==> flow/design.v (excerpt) <==
module uart_top #(
    parameter   OPERAND_WIDTH = 512,
    parameter   ADDER_WIDTH   = 128,
    parameter   NBYTES        = OPERAND_WIDTH / 8,  
    parameter   CLK_FREQ      = 125_000_000,
    parameter   BAUD_RATE     = 7_812_500    
  )  
  (
    input   wire   iClk, iRst,
    input   wire   iRx,
    output  wire   oTx
  );
Size: roughly 13000 cells after synthesis, about 3200 flip-flops, about 4 I/O pins, about 120000 sq um of cells after synthesis.
Settings: LEC_CHECK=0, CAP_MARGIN=10, CORE_MARGIN=2, CORE_UTILIZATION=70, CTS_CLUSTER_DIAMETER=28, CTS_CLUSTER_SIZE=36, SETUP_SLACK_MARGIN=0.89, SLEW_MARGIN=20; clock period 3.55 ns.
run.sh (not shown) runs the stock make flow with config.mk's settings and CLKGATE_MAP_FILE=.
The starting point reached the layout checks and failed them: negative setup slack.
==> next run, changes <==
CAP_MARGIN = 20   (was 10)
CORE_UTILIZATION = 72   (was 70)
CTS_CLUSTER_DIAMETER = default   (was 28)
CTS_CLUSTER_SIZE = default   (was 36)
SETUP_SLACK_MARGIN = -0.27   (was 0.89)
clock period = 3.0 ns   (was 3.55 ns; I/O delays follow)
The new run completed and failed the layout checks on negative setup slack.
Critical path depth increases by 2.
Via count decreases by 4.4%.
Synthesized cell count stays the same.
==> next run, changes <==
CAP_MARGIN = 15   (was 20)
CTS_CLUSTER_DIAMETER = 29   (was default)
HOLD_SLACK_MARGIN = 0.29   (was default)
The new run finished but fails on negative setup slack.
First-iteration DRC count increases by roughly a tenth.
Setup slack is worse by 0.057 ns.
Clock-buffer cell count grows by 262.
Global-route usage rises by 4.3 points.
Flip-flop count is unchanged.
Via count rises by a few percent.
Power climbs by a quarter to a third.
Synthesized area does not change.
==> next run, changes <==
CAP_MARGIN = 20   (was 15)
CORE_UTILIZATION = 40   (was 72)
CTS_CLUSTER_DIAMETER = default   (was 29)
HOLD_SLACK_MARGIN = default   (was 0.29)
SETUP_SLACK_MARGIN = default   (was -0.27)
clock period = 4.2 ns   (was 3.0 ns; I/O delays follow)
The new run passed the timing, design-rule and antenna checks.
Die area goes up by 79%.
Routed wire length drops by 15%.
Via count is lower by 13%.
Sequential share of layout area increases by 3.7 points.
Global-route usage came out lower by 22 points.
Non-clock buffer count falls by 392.
Worst setup slack improves by 0.95 ns.
Utilization came out lower by 43 points.
Clock power decreases by 56%.

Setup of wip/pepper:
Starting RTL as in the previous note.
make LEC_CHECK=0 ABC_AREA=0 CAP_MARGIN=40 CELL_PAD_IN_SITES_GLOBAL_PLACEMENT=1 CORE_MARGIN=7 CORE_UTILIZATION=40 GPL_ROUTABILITY_DRIVEN=0 GPL_TIMING_DRIVEN=0 MIN_ROUTING_LAYER=met2 SETUP_SLACK_MARGIN=1.4 SLEW_MARGIN=5 TNS_END_PERCENT=70 finish   # period 5.7 ns
wip/pepper | status: complete | timing, DRC, antenna: pass
### wip/pepper -> wip/violet
==> flow/config.mk <==
export PLATFORM = sky130hd
export DESIGN_NAME = uart_top
export DESIGN_NICKNAME = uart_top
export VERILOG_FILES = /design/flow/design.v
export SDC_FILE = /design/flow/constraint.sdc
export NUM_CORES = 4
export LEC_CHECK = 0
export CAP_MARGIN = 20
export CORE_MARGIN = 2
export CORE_UTILIZATION = 40
export SLEW_MARGIN = 20
==> flow/constraint.sdc <==
create_clock -name core_clock -period 8.0 [get_ports {iClk}]
set_input_delay 1.6000 -clock core_clock [delete_from_list [all_inputs] [get_ports {iClk}]]
set_output_delay 1.6000 -clock core_clock [all_outputs]
set_load 0.01 [all_outputs]
==> comparison <==
Taking wip/violet as 1.0, wip/pepper lands at 1.4 on sum of routed wire length over all layers.
wip/violet has detail-routed net length per standard cell below what wip/pepper had.
wip/violet gives less switching power than wip/pepper did.
The lower clock power share came out of wip/violet.
wip/violet vs wip/pepper on multi-input logic area: wip/violet is the lower one.
[compare] base=wip/pepper new=wip/violet: non-clock buffer count lower, area after synthesis roughly the same, number of violations reported at the end of detailed-routing iteration 0 lower.
wip/pepper was larger in final cell area than wip/violet.
wip/violet has combinational power below what wip/pepper had.
wip/violet — via count normalized by instance count about 30% lower, wip/pepper as reference
diff inputs: wip/violet => wip/sierra
--- a/flow/config.mk
+++ b/flow/config.mk
@@ -9,3 +9,4 @@
 export CORE_MARGIN = 2
-export CORE_UTILIZATION = 40
+export CORE_UTILIZATION = 72
+export SETUP_SLACK_MARGIN = 0.78
 export SLEW_MARGIN = 20
==> flow/constraint.sdc <==
create_clock -name core_clock -period 3.31 [get_ports {iClk}]
set_input_delay 0.6620 -clock core_clock [delete_from_list [all_inputs] [get_ports {iClk}]]
set_output_delay 0.6620 -clock core_clock [all_outputs]
set_load 0.01 [all_outputs]
--- outcome ---
- The highest-delay cell along the critical path comes out sky130_fd_sc_hd__fa_2 in one run and sky130_fd_sc_hd__nor4_1 in the other, namely in wip/sierra and wip/violet respectively.
- Going from wip/violet to wip/sierra, utilization of the core after routing now larger, fill cell instance count of the final layout fell about 66%, number of non-clock buffers went up 537, internal portion of total power has increased.
- Detailed-route wire length went up by more than 10% going from wip/violet to wip/sierra.
- In the flow results for wip/violet and wip/sierra, the met2 layer usage reported by global route is smaller on wip/violet.
- Going from wip/violet to wip/sierra, sequential share of power went up 0.9 points, vias after detailed routing has increased.
- wip/sierra finished all stages; however, its layout fails the closing checks, the failures being negative setup slack.
Edits applied to the flow inputs when going from wip/sierra to wip/quartz:
--- a/flow/config.mk
+++ b/flow/config.mk
@@ -9,4 +9,3 @@
 export CORE_MARGIN = 2
-export CORE_UTILIZATION = 72
-export SETUP_SLACK_MARGIN = 0.78
+export CORE_UTILIZATION = 66
 export SLEW_MARGIN = 20
==> flow/constraint.sdc <==
create_clock -name core_clock -period 6.94 [get_ports {iClk}]
set_input_delay 1.3880 -clock core_clock [delete_from_list [all_inputs] [get_ports {iClk}]]
set_output_delay 1.3880 -clock core_clock [all_outputs]
set_load 0.01 [all_outputs]
Findings:
- The worst hold slack of wip/quartz exceeds that of wip/sierra by 250 ps.
- Of wip/sierra and wip/quartz, the run reporting the lower combinational share of power was wip/quartz.
- The share of final layout cell area taken by non-clock buffers in wip/quartz was lower than what wip/sierra gave.
- Relative to wip/sierra, required time of the critical path has gone up in wip/quartz.
- wip/quartz — core utilization 11 points lower, wip/sierra as reference
- wip/quartz: done, clean on timing, DRC and antenna
- Any difference in sequential standard cell area between wip/quartz and wip/sierra is small enough to ignore.
- Maximum VDD drop is lower on wip/quartz
- wip/quartz against wip/sierra: share of the final layout cell area in sequential cells increased by 2.5 points relative to the old numbers; number of buffers and inverters on the critical path decreased by 2 relative to the old numbers; height of the die increased by about 4.4% relative to the old numbers; non-clock buffer count decreased by 537 relative to the old numbers.

Starting RTL as in the previous note.
## uart_top
module uart_top #(
    parameter   OPERAND_WIDTH = 512,
    parameter   ADDER_WIDTH   = 128,
    parameter   NBYTES        = OPERAND_WIDTH / 8,  
    parameter   CLK_FREQ      = 125_000_000,
    parameter   BAUD_RATE     = 7_812_500    
  )  
  (
    input   wire   iClk, iRst,
    input   wire   iRx,
    output  wire   oTx
  );
make LEC_CHECK=0 CAP_MARGIN=0 CORE_ASPECT_RATIO=0.72 CORE_MARGIN=2 CORE_UTILIZATION=72 CTS_CLUSTER_DIAMETER=397 CTS_CLUSTER_SIZE=11 HOLD_SLACK_MARGIN=0.3 PLACE_DENSITY=0.41 SLEW_MARGIN=20 TNS_END_PERCENT=5 finish   # period 2.33 ns
The first run produced a layout that fails on negative setup slack.
Rerun with:
--- a/flow/config.mk
+++ b/flow/config.mk
@@ -8,6 +8,5 @@
 export CAP_MARGIN = 0
-export CORE_ASPECT_RATIO = 0.72
 export CORE_MARGIN = 2
 export CORE_UTILIZATION = 72
-export CTS_CLUSTER_DIAMETER = 397
+export CTS_CLUSTER_DIAMETER = 395
 export CTS_CLUSTER_SIZE = 11
@@ -15,2 +14,3 @@
 export PLACE_DENSITY = 0.41
+export SETUP_SLACK_MARGIN = 0.53
 export SLEW_MARGIN = 20
=> Now the flow ran to the end with violations: antenna violations, negative setup slack. Non-clock buffer count rises by 38. Wire length falls by 0.44%. Combinational power barely changes. Synthesized cell count stays the same. Area after synthesis is unchanged. Clock skew falls by 0.0040 ns. Core utilization rises by 0.27 points. Worst setup slack improved by 0.0039 ns. Via count is about the same. Die area is about the same. Total power falls by 0.40%.
Rerun with:
==> flow/config.mk (replaced) <==
export PLATFORM = sky130hd
export DESIGN_NAME = uart_top
export DESIGN_NICKNAME = uart_top
export VERILOG_FILES = /design/flow/design.v
export SDC_FILE = /design/flow/constraint.sdc
export NUM_CORES = 4
export LEC_CHECK = 0
export CAP_MARGIN = 20
export CORE_MARGIN = 2
export CORE_UTILIZATION = 72
export CTS_CLUSTER_DIAMETER = 117
export SLEW_MARGIN = 20
export TNS_END_PERCENT = 5
What happened: This time the run finished but failed the layout checks on negative setup slack. Clock power went up by roughly a tenth. Sequential power is about the same. Routed wire length went up slightly. Clock skew stays flat. Final area went up slightly. Synthesized cell count does not change. Area after synthesis is unchanged. Final cell count went up slightly. Power went up by a few percent. Setup slack is better by 0.034 ns.
Rerun with:
--- a/flow/config.mk
+++ b/flow/config.mk
@@ -10,4 +10,2 @@
 export CORE_UTILIZATION = 72
-export CTS_CLUSTER_DIAMETER = 117
 export SLEW_MARGIN = 20
-export TNS_END_PERCENT = 5
==> flow/constraint.sdc (replaced) <==
create_clock -name core_clock -period 4.06 [get_ports {iClk}]
set_input_delay 0.8120 -clock core_clock [delete_from_list [all_inputs] [get_ports {iClk}]]
set_output_delay 0.8120 -clock core_clock [all_outputs]
set_load 0.01 [all_outputs]
With this change the flow produced a clean layout.
Final cell count decreases by a few percent.
Register-to-register slack gains 1.4 ns.
Clock skew increases by 0.0069 ns.

uart_top again, from the RTL that the note above started with.
export LEC_CHECK = 0
export CAP_MARGIN = 0
export CORE_MARGIN = 2
export CORE_UTILIZATION = 72
export CTS_CLUSTER_DIAMETER = 71
export CTS_CLUSTER_SIZE = 11
export HOLD_SLACK_MARGIN = 0.3
export PLACE_DENSITY = 0.41
export SLEW_MARGIN = 20
export TNS_END_PERCENT = 5
create_clock -name core_clock -period 2.33 [get_ports {iClk}]
The first run finished but failed the layout checks on setup timing.
Then changed:
- CAP_MARGIN: 0 -> 20
- CORE_UTILIZATION: 72 -> 46
- CTS_CLUSTER_DIAMETER: 71 -> default
- CTS_CLUSTER_SIZE: 11 -> default
- HOLD_SLACK_MARGIN: 0.3 -> default
- PLACE_DENSITY: 0.41 -> default
- TNS_END_PERCENT: 5 -> default
- clock period: 2.33 -> 4.2 ns (I/O delays scaled with it)
Now the flow finished clean.
Cell count increases by 4.3%.
Routed wire length fell by 3.3%.
Critical path depth is unchanged.
Power goes down by 41%.

## try-amber
uart_top again, from the RTL that the note above started with.
// uart_top
module uart_top #(
    parameter   OPERAND_WIDTH = 512,
    parameter   ADDER_WIDTH   = 128,
    parameter   NBYTES        = OPERAND_WIDTH / 8,  
    parameter   CLK_FREQ      = 125_000_000,
    parameter   BAUD_RATE     = 7_812_500    
  )  
  (
    input   wire   iClk, iRst,
    input   wire   iRx,
    output  wire   oTx
  );
Settings: LEC_CHECK=0, CAP_MARGIN=20, CELL_PAD_IN_SITES_GLOBAL_PLACEMENT=2, CORE_ASPECT_RATIO=1.62, CORE_MARGIN=2, CORE_UTILIZATION=59, CTS_CLUSTER_DIAMETER=293, CTS_CLUSTER_SIZE=100, GPL_ROUTABILITY_DRIVEN=0, PLACE_DENSITY=0.42, SLEW_MARGIN=5; clock period 8.0 ns.
global placement without I/O: try-amber exited with error
Relative to try-amber, the following input files were edited for try-harbor:
==> flow/config.mk <==
export PLATFORM = sky130hd
export DESIGN_NAME = uart_top
export DESIGN_NICKNAME = uart_top
export VERILOG_FILES = /design/flow/design.v
export SDC_FILE = /design/flow/constraint.sdc
export NUM_CORES = 4
export LEC_CHECK = 0
export CAP_MARGIN = 20
export CORE_MARGIN = 2
export CORE_UTILIZATION = 72
export CTS_CLUSTER_DIAMETER = 117
export SLEW_MARGIN = 20
==> flow/constraint.sdc <==
create_clock -name core_clock -period 3.53 [get_ports {iClk}]
set_input_delay 0.7060 -clock core_clock [delete_from_list [all_inputs] [get_ports {iClk}]]
set_output_delay 0.7060 -clock core_clock [all_outputs]
set_load 0.01 [all_outputs]
Findings:
Comparing try-harbor against try-amber, there is no change at all in yosys-reported design area after synthesis. Relative to try-amber, the die span in x measured on try-harbor has increased by more than 10%. try-harbor improves on try-amber in area of the placeable core. Summary of try-harbor over try-amber: height of the die lost 160 µm; starting utilization of the core area picked up an extra 13 points; post-synthesis sequential element count neither gained nor lost much; die footprint lost about 18%. Completing all stages was not enough for try-harbor: its layout failed the final checks because of setup timing. Taking try-amber as the reference, in try-harbor synthesized-area fraction occupied by adder cells flat, total cells reported by yosys after synthesis neither gained nor lost much.
Here is what was changed in the inputs of try-violet compared with try-harbor.
--- a/flow/config.mk
+++ b/flow/config.mk
@@ -10,2 +10 @@
-export CORE_UTILIZATION = 72
-export CTS_CLUSTER_DIAMETER = 117
+export CORE_UTILIZATION = 26
==> flow/constraint.sdc <==
create_clock -name core_clock -period 8.14 [get_ports {iClk}]
set_input_delay 1.6280 -clock core_clock [delete_from_list [all_inputs] [get_ports {iClk}]]
set_output_delay 1.6280 -clock core_clock [all_outputs]
set_load 0.01 [all_outputs]
--- outcome ---
Of try-violet and try-harbor, it is try-violet that has the lower share of cell area taken by multi-input logic gates.
Summary of try-violet over try-harbor: overall via count from detail_route went down; number of nets in the layout lower; count of antenna-violating nets left after detailed routing flat; die footprint picked up an extra 170%.
try-violet went all the way through the flow, and no timing, DRC or antenna check failed.
| setup slack | higher: try-violet |
There was hardly any difference in clock skew between try-harbor and try-violet.
#### Input delta (try-onyx over try-violet)
--- a/flow/config.mk
+++ b/flow/config.mk
@@ -10 +10 @@
-export CORE_UTILIZATION = 26
+export CORE_UTILIZATION = 58
==> flow/constraint.sdc <==
create_clock -name core_clock -period 6.94 [get_ports {iClk}]
set_input_delay 1.3880 -clock core_clock [delete_from_list [all_inputs] [get_ports {iClk}]]
set_output_delay 1.3880 -clock core_clock [all_outputs]
set_load 0.01 [all_outputs]
[summary]
Relative to try-violet, met2 track demand over resource in global routing has increased by 30 points in try-onyx.
MP_ADDER_INST.regB_Q[41]$_SDFF_PP0_ as the source of the critical timing path was reported by try-violet, and MP_ADDER_INST.regB_Q[43]$_SDFF_PP0_ by try-onyx.
Of try-onyx and try-violet, try-onyx shows the higher layout buffer count excluding clock buffers, with try-violet below it.
Compared to try-violet, try-onyx has switching portion of total power 0.25 points lower.
In the metrics for try-onyx and try-violet, the one carrying the lower die area is try-onyx.
Net total in the final layout: try-violet vs try-onyx, no meaningful difference
try-onyx vs try-violet — final non-filler cell total dropped 17%.
The portion of the layout cell area used by non-clock buffers on try-violet is in line with that on try-onyx.
[try-onyx vs try-violet] synthesis-to-finish area growth: lower in try-onyx
#### Input delta (try-xenon over try-onyx)
--- a/flow/config.mk
+++ b/flow/config.mk
@@ -10 +10,2 @@
-export CORE_UTILIZATION = 58
+export CORE_UTILIZATION = 70
+export SETUP_SLACK_MARGIN = 0.89
==> flow/constraint.sdc <==
create_clock -name core_clock -period 3.55 [get_ports {iClk}]
set_input_delay 0.7100 -clock core_clock [delete_from_list [all_inputs] [get_ports {iClk}]]
set_output_delay 0.7100 -clock core_clock [all_outputs]
set_load 0.01 [all_outputs]
==> comparison <==
- The flow completed for try-xenon, but it is not clean: the layout still shows setup timing.
- try-onyx -> try-xenon: worst-case vdd ir drop increased by more than half
- try-onyx has lower upper clock frequency limit than try-xenon.
- Global-route usage delta for try-xenon relative to try-onyx: 6.3 points higher
- From try-onyx to try-xenon the numbers moved as follows: wire length saw an increase; worst setup margin saw a decrease; worst reg-to-reg path cell count saw an increase.
- Run comparison: try-xenon worst hold-check path type in -> reg; try-onyx worst hold-check path type reg -> reg
- Number of non-filler instances in the completed layout, try-xenon and try-onyx, lower one = try-xenon.
- The core of try-xenon is more densely filled than that of try-onyx.
- Compared with try-onyx, in try-xenon share of the clock period used by the worst path rose 35 points, global-route met1 utilization rose by 6.2 points, met2 track utilization from global routing went up 10 points.
[inputs] try-sierra vs try-xenon
--- a/flow/config.mk
+++ b/flow/config.mk
@@ -10,2 +10,2 @@
-export CORE_UTILIZATION = 70
-export SETUP_SLACK_MARGIN = 0.89
+export CORE_UTILIZATION = 68
+export SETUP_SLACK_MARGIN = 1.14
==> flow/constraint.sdc <==
create_clock -name core_clock -period 4.02 [get_ports {iClk}]
set_input_delay 0.8040 -clock core_clock [delete_from_list [all_inputs] [get_ports {iClk}]]
set_output_delay 0.8040 -clock core_clock [all_outputs]
set_load 0.01 [all_outputs]
[summary]
try-sierra finished every step from synthesis to the final layout, and the layout passed the timing, design-rule and antenna checks. For try-xenon, the launching instance or port of the critical path was MP_ADDER_INST.regA_Q[21]$_SDFF_PP0_, unlike try-sierra, where it was MP_ADDER_INST.regB_Q[72]$_SDFF_PP0_. Share of final layout cell area taken by non-clock buffers was lower in try-sierra than in try-xenon. Sort try-sierra and try-xenon by utilization desc -> top: try-xenon. Compared with try-xenon, wire length in try-sierra decreased by a few percent. Delta (try-sierra minus try-xenon): period utilization lower, cell area decreased about 1%, post-synthesis to final-layout area growth shows a reduction of 1.1 points. Lower count of clock-buffer cells in the layout goes to try-sierra over try-xenon. Going from try-xenon to try-sierra, worst setup margin grows by 0.40 ns. Via count of the first global-routing pass shrinks slightly when moving from try-xenon to try-sierra. Looking at met3 wire length, try-sierra sits 12% lower than try-xenon does.
Power is estimated from default activity; no workload was simulated.
